// apb_uart
    module apb_uart (
    input  wire        pclk,
    input  wire        presetn,
    input  wire [31:0] paddr,
    input  wire        psel,
    input  wire        penable,
    input  wire        pwrite,
    input  wire [31:0] pwdata,
    output reg  [31:0] prdata,
    output wire        pready,
    output wire        pslverr,
    output wire        tx_o,
    input  wire        rx_i
);
    initial begin
        if (16 < 2) $error("FIFO DEPTH must be >= 2");
    end
    wire rst_n = presetn; 
    assign pready  = 1'b1;   
    assign pslverr = 1'b0;
    reg rx_sync1, rx_sync2;
    always @(posedge pclk or negedge rst_n) begin
        if (!rst_n) begin
            rx_sync1 <= 1'b1;
            rx_sync2 <= 1'b1;
        end else begin
            rx_sync1 <= rx_i;
            rx_sync2 <= rx_sync1; 
        end
    end
    reg  [19:0] baud_divisor;
    wire        s_tick;
    wire [7:0]  tx_fifo_out, rx_fifo_out, rx_data_raw;
    wire        tx_full, tx_empty, rx_full, rx_empty;
    wire        rx_done_tick;
    wire        uart_tx_busy;
  ...
clock: 3.38 ns
lec_check: 0
cap_margin: 20
cell_pad_in_sites_global_placement: 0
core_aspect_ratio: 1.08
core_margin: 2
core_utilization: 40
cts_cluster_diameter: 60
cts_cluster_size: 62
max_routing_layer: met4
place_density_lb_addon: 0.07
setup_slack_margin: 0.77
slew_margin: 15
run.sh (not shown) runs the stock make flow with config.mk's settings and CLKGATE_MAP_FILE=.
The starting point produced a layout that fails on setup timing.
Next try:
- CELL_PAD_IN_SITES_GLOBAL_PLACEMENT: 0 -> unset
- CORE_ASPECT_RATIO: 1.08 -> unset
- CORE_UTILIZATION: 40 -> 65
- CTS_CLUSTER_DIAMETER: 60 -> unset
- CTS_CLUSTER_SIZE: 62 -> unset
- PLACE_DENSITY_LB_ADDON: 0.07 -> unset
- SETUP_SLACK_MARGIN: 0.77 -> unset
- SLEW_MARGIN: 15 -> 20
- clock period: 3.38 -> 4.51 ns (I/O delays scaled with it)
=> The changed run finished with timing, DRC and antenna clean; via count decreases by 2.7%; final cell count fell by 16%; die size is lower by 38%; power came out lower by 29%; final area came out lower by 12%; area after synthesis is unchanged; setup slack gains 330 ps; global-route usage rose by 8.7 points; count of clock-buffer cells in the layout came out higher by 17.
Next try:
- CORE_UTILIZATION: 65 -> 40
- MAX_ROUTING_LAYER: met4 -> unset
- clock period: 4.51 -> 4.88 ns (I/O delays scaled with it)
Outcome: Global-route usage decreases by 12 points; wire length barely changes; design area is higher by 1.3%; core utilization is lower by 28 points; count of clock-buffer cells in the layout is lower by 1; sequential power came out lower by 7.7%; cell count went up by 11%; sequential cell count does not change; total power went down by 6.0%.
Next try:
- ABC_AREA: unset -> 1
- CORE_UTILIZATION: 40 -> 72
- CTS_CLUSTER_DIAMETER: unset -> 343
- clock period: 4.88 -> 2.76 ns (I/O delays scaled with it)
Outcome:
- The new run produced a layout that fails on setup timing
- core utilization went up by 41 points
- critical path depth increases by 2
- cell area rises by a few percent
- synthesized cell count went up by a quarter to a third
- final cell count increases by roughly a tenth
Next try:
- ABC_AREA: 1 -> unset
- CORE_UTILIZATION: 72 -> 40
- CTS_CLUSTER_DIAMETER: 343 -> unset
What happened: The changed run produced a layout that fails on setup timing. Synthesized area drops by 0.62%. Sequential power climbs by about 2%. Die size climbs by 77%. Utilization drops by 37 points. Sequential share of layout area drops by 2.2 points.
Next try:
- ABC_AREA: unset -> 1
- CORE_UTILIZATION: 40 -> 72
- CTS_CLUSTER_DIAMETER: unset -> 343
- CTS_CLUSTER_SIZE: unset -> 10
- PLACE_DENSITY: unset -> 0.86
The changed run finished but fails on setup timing.
Global-route usage increases by 23 points.
Total power hardly moves.
Final area decreases by about 2.3%.

The RTL this note starts from:
==> flow/design.v <==
module baud_gen #(
    parameter DIV_WIDTH = 20
)(
    input  wire                 clk,
    input  wire                 rst_n,
    input  wire [DIV_WIDTH-1:0] divisor,
    output reg                  tick_16x
);
    reg [DIV_WIDTH-1:0] counter;
    always @(posedge clk or negedge rst_n) begin
        if (!rst_n) begin
            counter  <= 0;
            tick_16x <= 0;
        end else begin
            if (divisor <= 1) begin
                tick_16x <= 1'b0;
                counter  <= 0;
            end
            else if (counter == divisor - 1) begin
                tick_16x <= 1'b1;
                counter  <= 0;
            end 
            else begin
                tick_16x <= 1'b0;
                counter  <= counter + 1;
            end
        end
    end
endmodule
module sync_fifo #(
    parameter DATA_WIDTH = 8,
    parameter DEPTH      = 16
)(
    input  wire                  clk,
    input  wire                  rst_n,
    input  wire                  wr_en,
    input  wire [DATA_WIDTH-1:0] din,
    input  wire                  rd_en,
    output wire [DATA_WIDTH-1:0] dout,  
    output wire                  full,
    output wire                  empty
);
    localparam PTR_WIDTH = $clog2(DEPTH);
    reg [DATA_WIDTH-1:0] mem [0:DEPTH-1];
    reg [PTR_WIDTH:0]    count;
    reg [PTR_WIDTH-1:0]  wr_ptr, rd_ptr;
    assign dout  = mem[rd_ptr];
    assign full  = (count == DEPTH);
    assign empty = (count == 0);
    always @(posedge clk or negedge rst_n) begin
        if (!rst_n) begin
            count  <= 0;
            wr_ptr <= 0;
            rd_ptr <= 0;
        end else begin
            case ({wr_en && !full, rd_en && !empty})
                2'b10: begin  
                    mem[wr_ptr] <= din;
                    wr_ptr      <= (wr_ptr == DEPTH-1) ? 0 : wr_ptr + 1;
                    count       <= count + 1;
                end
                2'b01: begin  
                    rd_ptr      <= (rd_ptr == DEPTH-1) ? 0 : rd_ptr + 1;
                    count       <= count - 1;
                end
                2'b11: begin  
                    mem[wr_ptr] <= din;
                    wr_ptr      <= (wr_ptr == DEPTH-1) ? 0 : wr_ptr + 1;
                    rd_ptr      <= (rd_ptr == DEPTH-1) ? 0 : rd_ptr + 1;
                end
                default: ; 
            endcase
        end
    end
endmodule
module uart_tx (
    input  wire       clk,
    input  wire       rst_n,
    input  wire       tx_start,     
    input  wire [7:0] din,          
    input  wire       s_tick,
    output reg        tx_busy,     
    output reg        tx
);
    localparam [1:0] IDLE=0, START=1, DATA=2, STOP=3;
    reg [1:0] state, next_state;
    reg [3:0] s_count;
    reg [2:0] n_count;
    reg [7:0] tx_reg;
    always @(posedge clk or negedge rst_n) begin
        if (!rst_n) begin
            state   <= IDLE;
            s_count <= 0;
            n_count <= 0;
            tx_reg  <= 0;
            tx      <= 1'b1;
        end else begin
            state <= next_state;
            case (state)
                IDLE: begin
                    tx <= 1'b1;
                    if (tx_start) begin
                        tx_reg  <= din;
                        s_count <= 0;
                    end
                end
                START: begin
                    tx <= 1'b0;
                    n_count <= 0; 
                    if (s_tick) s_count <= (s_count == 15) ? 0 : s_count + 1;
                end
                DATA: begin
                    tx <= tx_reg[0];  
                    if (s_tick) begin
                        if (s_count == 15) begin
                            s_count <= 0;
                            tx_reg  <= tx_reg >> 1;
                            if (n_count < 7) n_count <= n_count + 1;
                        end else s_count <= s_count + 1;
                    end
                end
                STOP: begin
                    tx <= 1'b1;
                    if (s_tick) begin
                        if (s_count == 15) s_count <= 0;
                        else s_count <= s_count + 1;
                    end
                end
            endcase
        end
    end
    always @(*) begin
        next_state = state;
        tx_busy    = 1'b1; 
        case (state)
            IDLE: begin
                tx_busy = 1'b0; 
                if (tx_start) next_state = START;
            end
            START: if (s_tick && s_count == 15) next_state = DATA;
            DATA:  if (s_tick && s_count == 15 && n_count == 7) next_state = STOP;
            STOP:  if (s_tick && s_count == 15) next_state = IDLE;
        endcase
    end
endmodule
module uart_rx (
    input  wire       clk,
    input  wire       rst_n,
    input  wire       rx,          
    input  wire       s_tick,
    output reg  [7:0] dout,
    output reg        rx_done_tick
);
    localparam [1:0] IDLE=0, START=1, DATA=2, STOP=3;
    reg [1:0] state, next_state;
    reg [3:0] s_count;
    reg [2:0] n_count;
    reg [7:0] rx_reg;
    always @(posedge clk or negedge rst_n) begin
        if (!rst_n) begin
            state   <= IDLE;
            s_count <= 0;
            n_count <= 0;
            rx_reg  <= 0;
            dout    <= 0;
            rx_done_tick <= 0;
        end else begin
            state <= next_state;
            rx_done_tick <= 1'b0;
            case (state)
                IDLE: if (~rx) s_count <= 0;
                START: begin
                    n_count <= 0;  
                    if (s_tick) s_count <= (s_count == 7) ? 0 : s_count + 1;
                end
                DATA: if (s_tick) begin
                    if (s_count == 15) begin
                        s_count <= 0;
                        rx_reg <= {rx, rx_reg[7:1]};
                        if (n_count < 7) n_count <= n_count + 1;
                    end else s_count <= s_count + 1;
                end
                STOP: if (s_tick) begin
                    if (s_count == 15) begin
                         rx_done_tick <= 1'b1;
                         dout <= rx_reg;
                         s_count <= 0;
                    end else s_count <= s_count + 1;
                end
            endcase
        end
    end
    always @(*) begin
        next_state = state;
        case (state)
            IDLE:  if (~rx) next_state = START;
            START: if (s_tick && s_count == 7) next_state = (~rx) ? DATA : IDLE;
            DATA:  if (s_tick && s_count == 15 && n_count == 7) next_state = STOP;
            STOP:  if (s_tick && s_count == 15) next_state = IDLE;
        endcase
    end
endmodule
    module apb_uart (
    input  wire        pclk,
    input  wire        presetn,
    input  wire [31:0] paddr,
    input  wire        psel,
    input  wire        penable,
    input  wire        pwrite,
    input  wire [31:0] pwdata,
    output reg  [31:0] prdata,
    output wire        pready,
    output wire        pslverr,
    output wire        tx_o,
    input  wire        rx_i
);
    initial begin
        if (16 < 2) $error("FIFO DEPTH must be >= 2");
    end
    wire rst_n = presetn; 
    assign pready  = 1'b1;   
    assign pslverr = 1'b0;
    reg rx_sync1, rx_sync2;
    always @(posedge pclk or negedge rst_n) begin
        if (!rst_n) begin
            rx_sync1 <= 1'b1;
            rx_sync2 <= 1'b1;
        end else begin
            rx_sync1 <= rx_i;
            rx_sync2 <= rx_sync1; 
        end
    end
    reg  [19:0] baud_divisor;
    wire        s_tick;
    wire [7:0]  tx_fifo_out, rx_fifo_out, rx_data_raw;
    wire        tx_full, tx_empty, rx_full, rx_empty;
    wire        rx_done_tick;
    wire        uart_tx_busy;
    reg         tx_fifo_rd_en;
    reg         uart_tx_start;
    reg  [7:0]  uart_tx_data_latched;
    wire wr_en = psel & penable & pwrite;
    wire rd_en = psel & penable & ~pwrite;
    wire [3:0] addr = paddr[3:0];
    localparam [1:0] S_TX_IDLE = 0, S_TX_POP = 1, S_TX_START = 2;
    reg [1:0] tx_fsm_state;
    always @(posedge pclk or negedge rst_n) begin
        if (!rst_n) begin
            tx_fsm_state   <= S_TX_IDLE;
            tx_fifo_rd_en  <= 0;
            uart_tx_start  <= 0;
            uart_tx_data_latched <= 0;
        end else begin
            tx_fifo_rd_en <= 0;
            uart_tx_start <= 0;
            case (tx_fsm_state)
                S_TX_IDLE: begin
                    if (!tx_empty && !uart_tx_busy && !uart_tx_start) begin  
                        tx_fifo_rd_en <= 1; 
                        uart_tx_data_latched <= tx_fifo_out;
                        tx_fsm_state <= S_TX_START;
                    end
                end
                S_TX_START: begin
                    uart_tx_start <= 1; 
                    tx_fsm_state  <= S_TX_IDLE;
                end
                default: tx_fsm_state <= S_TX_IDLE;
            endcase
        end
    end
    always @(posedge pclk or negedge rst_n) begin
        if (!rst_n) baud_divisor <= 20'd325;
        else if (wr_en && addr == 4'h08) baud_divisor <= pwdata[19:0];
    end
    always @(*) begin
        prdata = 32'b0;
        case (addr)
            4'h00: prdata = {24'b0, rx_fifo_out}; 
            4'h04: prdata = {30'b0, rx_empty, tx_full};
            4'h08: prdata = {12'b0, baud_divisor};
            default: prdata = 32'b0;
        endcase
    end
    baud_gen #(.DIV_WIDTH(20)) u_baud (
        .clk(pclk), .rst_n(rst_n),
        .divisor(baud_divisor), .tick_16x(s_tick)
    );
    sync_fifo #(.DATA_WIDTH(8), .DEPTH(16)) u_tx_fifo (
        .clk(pclk), .rst_n(rst_n),
        .wr_en(wr_en && (addr == 4'h00)),
        .din(pwdata[7:0]),
        .rd_en(tx_fifo_rd_en), 
        .dout(tx_fifo_out), 
        .full(tx_full), .empty(tx_empty)
    );
    uart_tx u_tx (
        .clk(pclk), .rst_n(rst_n),
        .tx_start(uart_tx_start),
        .din(uart_tx_data_latched),
        .s_tick(s_tick),
        .tx_busy(uart_tx_busy),
        .tx(tx_o)
    );
    sync_fifo #(.DATA_WIDTH(8), .DEPTH(16)) u_rx_fifo (
        .clk(pclk), .rst_n(rst_n),
        .wr_en(rx_done_tick),
        .din(rx_data_raw),
        .rd_en(rd_en && (addr == 4'h00)),
        .dout(rx_fifo_out),
        .full(rx_full), .empty(rx_empty)
    );
    uart_rx u_rx (
        .clk(pclk), .rst_n(rst_n),
        .rx(rx_sync2), 
        .s_tick(s_tick),
        .dout(rx_data_raw),
        .rx_done_tick(rx_done_tick)
    );
endmodule
Settings: LEC_CHECK=0, ABC_AREA=1, CAP_MARGIN=20, CORE_MARGIN=2, CORE_UTILIZATION=72, CTS_CLUSTER_DIAMETER=361, CTS_CLUSTER_SIZE=15, GPL_ROUTABILITY_DRIVEN=0, PLACE_DENSITY_LB_ADDON=0.01, SLEW_MARGIN=20; clock period 2.73 ns.
The baseline finished with setup timing left.
Change:
- ABC_AREA: 1 -> unset
- CORE_UTILIZATION: 72 -> 58
- CTS_CLUSTER_DIAMETER: 361 -> unset
- CTS_CLUSTER_SIZE: 15 -> unset
- GPL_ROUTABILITY_DRIVEN: 0 -> unset
- PLACE_DENSITY_LB_ADDON: 0.01 -> unset
- clock period: 2.73 -> 4.79 ns (I/O delays scaled with it)
Effect:
- Now the flow finished clean
- final area is lower by 3.2%
- via count is lower by 17%
- die area is higher by 23%
- clock skew is higher by 8.3 ps
- setup slack gains 710 ps
- combinational power is lower by 42%
- total power is lower by 35%
- core utilization is lower by 18 points
- hold slack gains 330 ps
- sequential cell count does not change
- register-to-register slack gains 1100 ps
Change:
- ABC_AREA: unset -> 1
- CORE_UTILIZATION: 58 -> 68
- CTS_CLUSTER_SIZE: unset -> 15
- clock period: 4.79 -> 2.72 ns (I/O delays scaled with it)
Outcome: The changed run completed, yet does not pass: setup timing. Routed wire length rose by 12%. Flip-flop count is unchanged. Hold slack is worse by 290 ps. Total power rose by 70%. Synthesized cell count rose by 26%. Critical path depth rose by 2. Utilization rose by 16 points.
Change:
- CORE_UTILIZATION: 68 -> 72
- CTS_CLUSTER_DIAMETER: unset -> 362
- PLACE_DENSITY_LB_ADDON: unset -> 0.01
Effect: This time the run finished but fails on hold timing, setup timing; sequential share of layout area grows by 2.0 points; hold slack degrades by 83 ps; total power shrinks by 8.6%.
Change:
- CORE_UTILIZATION: 72 -> 70
- CTS_CLUSTER_DIAMETER: 362 -> unset
- CTS_CLUSTER_SIZE: 15 -> 16
- PLACE_DENSITY_LB_ADDON: 0.01 -> unset
- clock period: 2.72 -> 3.56 ns (I/O delays scaled with it)
What happened: With this change the flow finished with timing, DRC and antenna clean. Routed wire length went down by about 7%. Setup slack improves by 570 ps. Via count went down by 4.9%. Critical path depth went down by 1. Flip-flop count does not change. Hold slack improves by 29 ps. Combinational power went down by 33%. Sequential share of layout area went up by 0.86 points. Power went down by about 20%.
Power and IR drop assume default switching activity.
